== JK ==
## main
module main #(
    parameter MAIN_DIV = 8,      
    parameter SCAN_DIV = 4       
)(
    input wire clk,
    input wire rst,    
    input wire btnC,   
    input wire btnL,   
    input wire btnR,   
    input wire [7:0] num1,   
    input wire [7:0] num2,   
    output wire [6:0] seg,            
    output wire [3:0] an,              
    output wire multiplicationFinished    
);
    wire dividedClock;   
    wire dividedTick;    
    clockDivider #(MAIN_DIV) clockDiv(
        .clk(clk),
        .rst(rst),
        .en(1'b1),
        .clk_out(dividedClock),
        .tick(dividedTick)
    );
    wire [7:0] num1Complement, num2Complement;
    wire [7:0] multiplier, multiplicand;
    wire [7:0] multiplicandShifted;
    wire [15:0] multiplierShifted;
    reg  [15:0] productReg;
    reg signReg;
    wire tempSign;
    wire [19:0] bcdOutput;
    wire [15:0] tempOutput;
    assign num1Complement = ~num1 + 1'b1;
    assign num2Complement = ~num2 + 1'b1;
    assign multiplier = (num1[7] == 1) ? num1Complement : num1;
    assign multiplicand = (num2[7] == 1) ? num2Complement : num2;
    wire enableDebounce, enableSync;
    debouncer debounceInst(
        .clk(clk),
        .ce(dividedTick),
        .rst(rst),
        .in(btnC),
        .out(enableDebounce)
    );
    synchronizer syncInst(
        .clk(clk),
        .ce(dividedTick),
        .rst(rst),
        .in(enableDebounce),
        .out(enableSync)
    );
    wire Psel, EP, EA, EB, LA, LB, RstP;
    shift_right_register shiftRightReg(
        .clk(clk),
        .ce(dividedTick),
        .rst(rst),
        .load(LB),
        .en(EB),
        .Num(multiplicand),
        .Out(multiplicandShifted)
    );
  ...
clock: 13.9 ns
lec_check: 0
abc_area: 1
cap_margin: 20
core_margin: 2
core_utilization: 37
place_density: 0.6
slew_margin: 20
run.sh (not shown) runs the stock make flow with config.mk's settings and CLKGATE_MAP_FILE=.
diff inputs: JK => MS
# JK
export LEC_CHECK = 0
export ABC_AREA = 1
export CAP_MARGIN = 20
export CORE_MARGIN = 2
export CORE_UTILIZATION = 37
export PLACE_DENSITY = 0.6
export SLEW_MARGIN = 20
create_clock -name core_clock -period 13.9 [get_ports {clk}]
# MS
export LEC_CHECK = 0
export CAP_MARGIN = 20
export CORE_MARGIN = 2
export CORE_UTILIZATION = 72
export PLACE_DENSITY = 0.78
export SLEW_MARGIN = 20
create_clock -name core_clock -period 7.92 [get_ports {clk}]
## What came out
- MS failed in clock tree synthesis (4_1_cts) with DPL-0038.
- JK -> MS: die size decreased by more than a quarter
- Looking at count of instantiated cells in the yosys netlist across MS and JK, the one that comes out higher is JK.
- In MS the yosys synthesis chip area turned out 2500 um2 higher than in JK.
What AL does differently from MS at the input level:
# MS
export LEC_CHECK = 0
export CAP_MARGIN = 20
export CORE_MARGIN = 2
export CORE_UTILIZATION = 72
export PLACE_DENSITY = 0.78
export SLEW_MARGIN = 20
create_clock -name core_clock -period 7.92 [get_ports {clk}]
# AL
export LEC_CHECK = 0
export ABC_AREA = 1
export CAP_MARGIN = 20
export CORE_MARGIN = 2
export CORE_UTILIZATION = 57
export PLACE_DENSITY = 0.6
export SLEW_MARGIN = 20
create_clock -name core_clock -period 7.72 [get_ports {clk}]
[summary]
The layout from AL, despite a flow that completed every stage, fails the layout checks, with the failing checks listed as setup timing. AL: estimated wirelength of the detail-placed design is 21000 um lower than what MS reported. Area fraction in mux cells: AL lower than MS. AL against MS: register bit total from synthesis was more or less identical, netlist area before placement saw a decrease.
diff inputs: AL => TR
# AL
export LEC_CHECK = 0
export ABC_AREA = 1
export CAP_MARGIN = 20
export CORE_MARGIN = 2
export CORE_UTILIZATION = 57
export PLACE_DENSITY = 0.6
export SLEW_MARGIN = 20
create_clock -name core_clock -period 7.72 [get_ports {clk}]
# TR
export LEC_CHECK = 0
export ABC_AREA = 1
export CAP_MARGIN = 20
export CORE_MARGIN = 2
export CORE_UTILIZATION = 67
export CTS_CLUSTER_SIZE = 72
export SETUP_SLACK_MARGIN = -0.48
export SLEW_MARGIN = 20
create_clock -name core_clock -period 8.97 [get_ports {clk}]
Findings:
TR: it failed with a tool error in global routing (5_1_grt), so there are no final results. The run showing the greater post-DP HPWL is TR. The number of cells produced by synthesis was comparable across TR and AL. Synthesized area per cell: AL vs TR identical. Area share of and-or/or-and cells after synthesis came out exactly the same in TR and AL. The lower floorplan die width of TR and AL is in TR. AL -> TR: buffer count from post-CTS setup fixing increased by more than 10%. Number of gates resized after CTS (AL / TR): 0.71. In TR, area after detailed placement is lower than in AL. Between TR and AL, it is TR whose global placer's final weighted congestion is higher, by about 2%. Die area ends up higher on AL. TR — number of rows created at floorplan 4 lower, AL as reference.
Relative to TR, the following input files were edited for PW:
# TR
export LEC_CHECK = 0
export ABC_AREA = 1
export CAP_MARGIN = 20
export CORE_MARGIN = 2
export CORE_UTILIZATION = 67
export CTS_CLUSTER_SIZE = 72
export SETUP_SLACK_MARGIN = -0.48
export SLEW_MARGIN = 20
create_clock -name core_clock -period 8.97 [get_ports {clk}]
# PW
export LEC_CHECK = 0
export CAP_MARGIN = 15
export CORE_MARGIN = 2
export CORE_UTILIZATION = 40
export SLEW_MARGIN = 15
create_clock -name core_clock -period 20.0 [get_ports {clk}]
Results
TR never completed; the flow aborted with a tool error in global routing (5_1_grt). PW closes out successfully: all stages finished, all timing, DRC and antenna checks passed. PW against TR: share of the yosys chip area belonging to registers has decreased, weighted congestion reported at the end of routability-driven placement shows a reduction of 0.031, synthesized-area fraction occupied by and/or/nand/nor cells went down by 20 points.

========
## try-juniper
Starting RTL as in the previous note.
export LEC_CHECK = 0
export ABC_AREA = 1
export CAP_MARGIN = 20
export CORE_MARGIN = 2
export CORE_UTILIZATION = 67
export CTS_CLUSTER_SIZE = 72
export SETUP_SLACK_MARGIN = -0.55
export SLEW_MARGIN = 20
create_clock -name core_clock -period 8.97 [get_ports {clk}]
try-juniper got as far as global routing (5_1_grt), where a tool error ended the run.
diff inputs: try-juniper => try-delta
- a change of CTS_CLUSTER_SIZE from 72 to 73
- a change of SETUP_SLACK_MARGIN from -0.55 to 2.0
- a change of CORE_UTILIZATION from 67 to 60
- an added PLACE_DENSITY of 0.6
- a change of the clock period (ns, I/O delays scaled along) from 8.97 to 7.72
Notes after the runs:
try-delta vs. try-juniper: distinct cell type count after synthesis flat, post-CTS setup-driven buffer insertion count down 21, worst setup timing slack at the placement stage down 440 ps, number of cell rows up 3.
What the final checks of try-delta revealed, after a flow that finished every stage, was a layout that fails on setup timing.
Compared with try-juniper, in try-delta proportion of synthesized flip-flops having asynchronous set or reset saw little to no change; x dimension of the die now sits higher; number of cell instances after yosys synthesis neither gained nor lost much; final weighted congestion of routability-driven global placement dropped 6.5%; area fraction in xor and xnor cells barely changed.
Input-level comparison between try-yarrow and try-delta:
- putting CTS_CLUSTER_DIAMETER at 326 where nothing was set
- swapping 73 for 97 in CTS_CLUSTER_SIZE
- swapping 60 for 66 in CORE_UTILIZATION
- swapping 0.6 for 0.38 in PLACE_DENSITY
- clearing SETUP_SLACK_MARGIN, which used to be 2.0
- swapping 7.72 for 15.1 in the clock period (ns, I/O delays scaled along)
## What came out
Compared with try-delta, try-yarrow shows a higher initial cell density of the core. On data required time at the worst endpoint: between try-yarrow and try-delta, it ends up higher for try-yarrow. The flow did not stop early for try-yarrow: all stages ran, and the layout cleared the timing, design-rule and antenna checks. Compared with try-delta, in try-yarrow global-route usage went down 3.0 points, setup slack after layout went up 5120 ps, amount of wire on met3 after detailed routing went down 51%. Capturing element of the worst setup path: seg[4] -> try-delta, seg[1] -> try-yarrow.
The following lists how try-xenon was set up differently from try-yarrow:
- clearing CTS_CLUSTER_DIAMETER, which used to be 326
- swapping 66 for 40 in CORE_UTILIZATION
- swapping 0.38 for 0.6 in PLACE_DENSITY
- clearing CTS_CLUSTER_SIZE, which used to be 97
- swapping 15.1 for 20.0 in the clock period (ns, I/O delays scaled along)
[summary]
- Diff try-yarrow -> try-xenon | power share of the combinational group | decrease of 0.4 points
- Share of power burned in the clock network in try-xenon vs try-yarrow: up 3.0 points
- Per the comparison of try-xenon with try-yarrow, global-route usage has decreased; power after layout has decreased; number of nets in the synthesized netlist has remained practically unchanged.
- Portion of the clock cycle consumed by the worst path in the final layout, try-yarrow and try-xenon: higher on try-yarrow
- Relative to try-yarrow, the critical path depth in cells measured on try-xenon has decreased by a little under 10%.
### try-xenon -> try-indigo
- an added CTS_CLUSTER_DIAMETER of 389
- an added CORE_ASPECT_RATIO of 0.5
- an added TNS_END_PERCENT of 15
- a change of SLEW_MARGIN from 20 to 30
- a deleted PLACE_DENSITY that had been 0.6
- an added CTS_CLUSTER_SIZE of 100
- a change of CORE_UTILIZATION from 40 to 22
==> results <==
Between try-xenon and try-indigo, the flow reports non-clock buffer count increasing by a few percent.
Comparing try-indigo with try-xenon, the chip area estimate from yosys synthesis came out essentially unchanged.
Wire length sits lower in try-indigo than in try-xenon.
~same area of combinational cells with multiple inputs in try-xenon and try-indigo
Compared with try-xenon, in try-indigo sum of met2 wire segment lengths after detailed routing went down 3.5%, clock buffer and inverter area fraction after layout went down 0.46 points, maximum frequency went up about 0.9%, leakage power held.
Summary: total half-perimeter wirelength after legalization and detailed placement, try-indigo better than try-xenon
Here is what was changed in the inputs of try-harbor compared with try-indigo.
- CORE_UTILIZATION: 22 -> 25
- CTS_CLUSTER_DIAMETER: 389 -> 312
- CORE_ASPECT_RATIO: 0.5 -> 1.97
==> comparison <==
The lower ratio of final minimum period to clock period came out of try-indigo. try-harbor has completed all stages; timing, DRC and antenna checks passed. In summary, try-indigo completed successfully, with a layout that passed the timing, design-rule and antenna checks. Compared with try-indigo, try-harbor shows a slew at the pin closest to its max-slew limit that is 140 ps higher. Going from try-indigo to try-harbor, die area -12%, cell area after placement lower, count of plain and timing-repair buffers in the layout went down by 5.3%, switching power as a share of total power decreased by 0.62 points relative to the old numbers. In terms of highest clock rate, try-harbor and try-indigo differ only marginally.

========
main again, from the RTL that the note above started with.
Design main, start of the top module:
module main #(
    parameter MAIN_DIV = 8,      
    parameter SCAN_DIV = 4       
)(
    input wire clk,
    input wire rst,    
    input wire btnC,   
    input wire btnL,   
    input wire btnR,   
    input wire [7:0] num1,   
    input wire [7:0] num2,   
    output wire [6:0] seg,            
    output wire [3:0] an,              
    output wire multiplicationFinished    
);
clock: 7.92 ns
lec_check: 0
cap_margin: 20
core_margin: 2
core_utilization: 72
cts_cluster_diameter: 44
cts_cluster_size: 31
place_density: 0.78
setup_slack_margin: 1.0
slew_margin: 20
The starting point stopped in clock tree synthesis.
Next try:
CORE_UTILIZATION = 58   (was 72)
CTS_CLUSTER_DIAMETER = not set   (was 44)
CTS_CLUSTER_SIZE = not set   (was 31)
PLACE_DENSITY = not set   (was 0.78)
SETUP_SLACK_MARGIN = not set   (was 1.0)
clock period = 8.97 ns   (was 7.92 ns; I/O delays follow)
What happened: Now the flow finished but fails on setup timing; die area increases by 23%; synthesized area stays the same; synthesized cell count does not change.
Next try:
ABC_AREA = 1   (was not set)
CORE_UTILIZATION = 66   (was 58)
CTS_CLUSTER_SIZE = 97   (was not set)
PLACE_DENSITY = 0.6   (was not set)
clock period = 29.0 ns   (was 8.97 ns; I/O delays follow)
After rerunning: Now the flow ran to the end with no violations; worst setup slack gets better by 17 ns; combinational power shrinks by 57%; wire length fell by 45%; synthesized area decreases by 16%; register-to-register slack gains 20 ns.
Next try:
CORE_UTILIZATION = 40   (was 66)
CTS_CLUSTER_SIZE = not set   (was 97)
clock period = 13.9 ns   (was 29.0 ns; I/O delays follow)
- The new run finished clean
- via count went down by 2.7%
- clock power went up by 110%
- wire length barely changes

========
main again, from the RTL that the note above started with.
Settings: LEC_CHECK=0, CAP_MARGIN=0, CORE_MARGIN=2, CORE_UTILIZATION=72, CTS_CLUSTER_DIAMETER=371, CTS_CLUSTER_SIZE=31, PLACE_DENSITY=0.78, SLEW_MARGIN=20; clock period 7.92 ns.
The first run ended with an error in 4_1_cts.
==> next run, changes <==
- ABC_AREA: not set -> 1
- CAP_MARGIN: 0 -> 20
- CORE_UTILIZATION: 72 -> 58
- CTS_CLUSTER_DIAMETER: 371 -> not set
- CTS_CLUSTER_SIZE: 31 -> 72
- PLACE_DENSITY: 0.78 -> not set
- SETUP_SLACK_MARGIN: not set -> 1.79
- clock period: 7.92 -> 8.97 ns (I/O delays scaled with it)
After rerunning:
- With this change the flow finished but fails on setup timing
- synthesized area goes down by 16%
- die size goes up by 3.7%
- synthesized cell count goes up by 2.8%
==> next run, changes <==
- CORE_UTILIZATION: 58 -> 66
- CTS_CLUSTER_DIAMETER: not set -> 251
- CTS_CLUSTER_SIZE: 72 -> 97
- PLACE_DENSITY: not set -> 0.36
- SETUP_SLACK_MARGIN: 1.79 -> not set
- clock period: 8.97 -> 21.0 ns (I/O delays scaled with it)
After rerunning: The changed run finished with timing, DRC and antenna clean; final cell count decreases by 13%; cell area decreases by 22%; global-route usage barely changes; die area decreases by 12%; via count decreases by 12%; non-clock buffer count decreases by 308; hold slack got worse by 0.0038 ns; worst setup slack improved by 8.6 ns; combinational power decreases by 60%.
==> next run, changes <==
- SETUP_SLACK_MARGIN: not set -> -1.49
- TNS_END_PERCENT: not set -> 15
- clock period: 21.0 -> 15.5 ns (I/O delays scaled with it)
After rerunning: The new run completed with no timing, DRC or antenna violations. Final cell count stays flat. Power is higher by about 43%. Via count hardly moves. Routed wire length rose by 0.64%. Non-clock buffer count is unchanged.

========
== job 5097 ==
main again, from the RTL that the note above started with.
export LEC_CHECK = 0
export ABC_AREA = 1
export CAP_MARGIN = 40
export CORE_MARGIN = 2
export CORE_UTILIZATION = 64
export CTS_CLUSTER_DIAMETER = 33
export CTS_CLUSTER_SIZE = 71
export GPL_ROUTABILITY_DRIVEN = 1
export PLACE_DENSITY_LB_ADDON = 0.17
export SETUP_SLACK_MARGIN = 3.12
export SLEW_MARGIN = 15
create_clock -name core_clock -period 12.1 [get_ports {clk}]
Both conditions hold for job 5097: the flow ran to the end and the final layout passed the timing, design-rule and antenna checks.
Input changes introduced in job 7346 (baseline for comparison: job 5097):
- a deleted SETUP_SLACK_MARGIN that had been 3.12
- a change of PLACE_DENSITY_LB_ADDON from 0.17 to 0.02
- a change of CTS_CLUSTER_SIZE from 71 to 96
- a change of CORE_UTILIZATION from 64 to 29
- a change of CTS_CLUSTER_DIAMETER from 33 to 164
- a change of the clock period (ns, I/O delays scaled along) from 12.1 to 9.49
### Flow results
Job 7346 finished every stage; the final checks, however, were not passed, the failures being setup timing.
Compared to job 5097, job 7346 has combined buffer and inverter count along the critical path 1 lower.
In the reports for job 7346 and job 5097, the smaller sequential share of cell area belongs to job 7346.
Row non-clock buffer instance count of the final layout: job 7346 higher / job 5097 lower
The lower power share of the sequential group came out of job 5097.
For routed via count divided by cell count, dividing the value from job 7346 by the value from job 5097 gives 0.75.
The inputs of job 9778 differ from those of job 7346 as listed below.
- swapping 164 for 241 in CTS_CLUSTER_DIAMETER
- swapping 96 for 71 in CTS_CLUSTER_SIZE
- swapping 29 for 66 in CORE_UTILIZATION
- clearing PLACE_DENSITY_LB_ADDON, which used to be 0.02
- swapping 9.49 for 11.2 in the clock period (ns, I/O delays scaled along)
### Flow results
Diff job 7346 -> job 9778: width of the die dropped 33%, first-iteration DRC count climbed 375, via count of the routed design dropped about 3.3%.
Looking at the reports, job 9778 completed the entire flow and the layout it produced met the timing, design-rule and antenna checks.
No activity file was given, so power comes from the tool's default toggle rates.
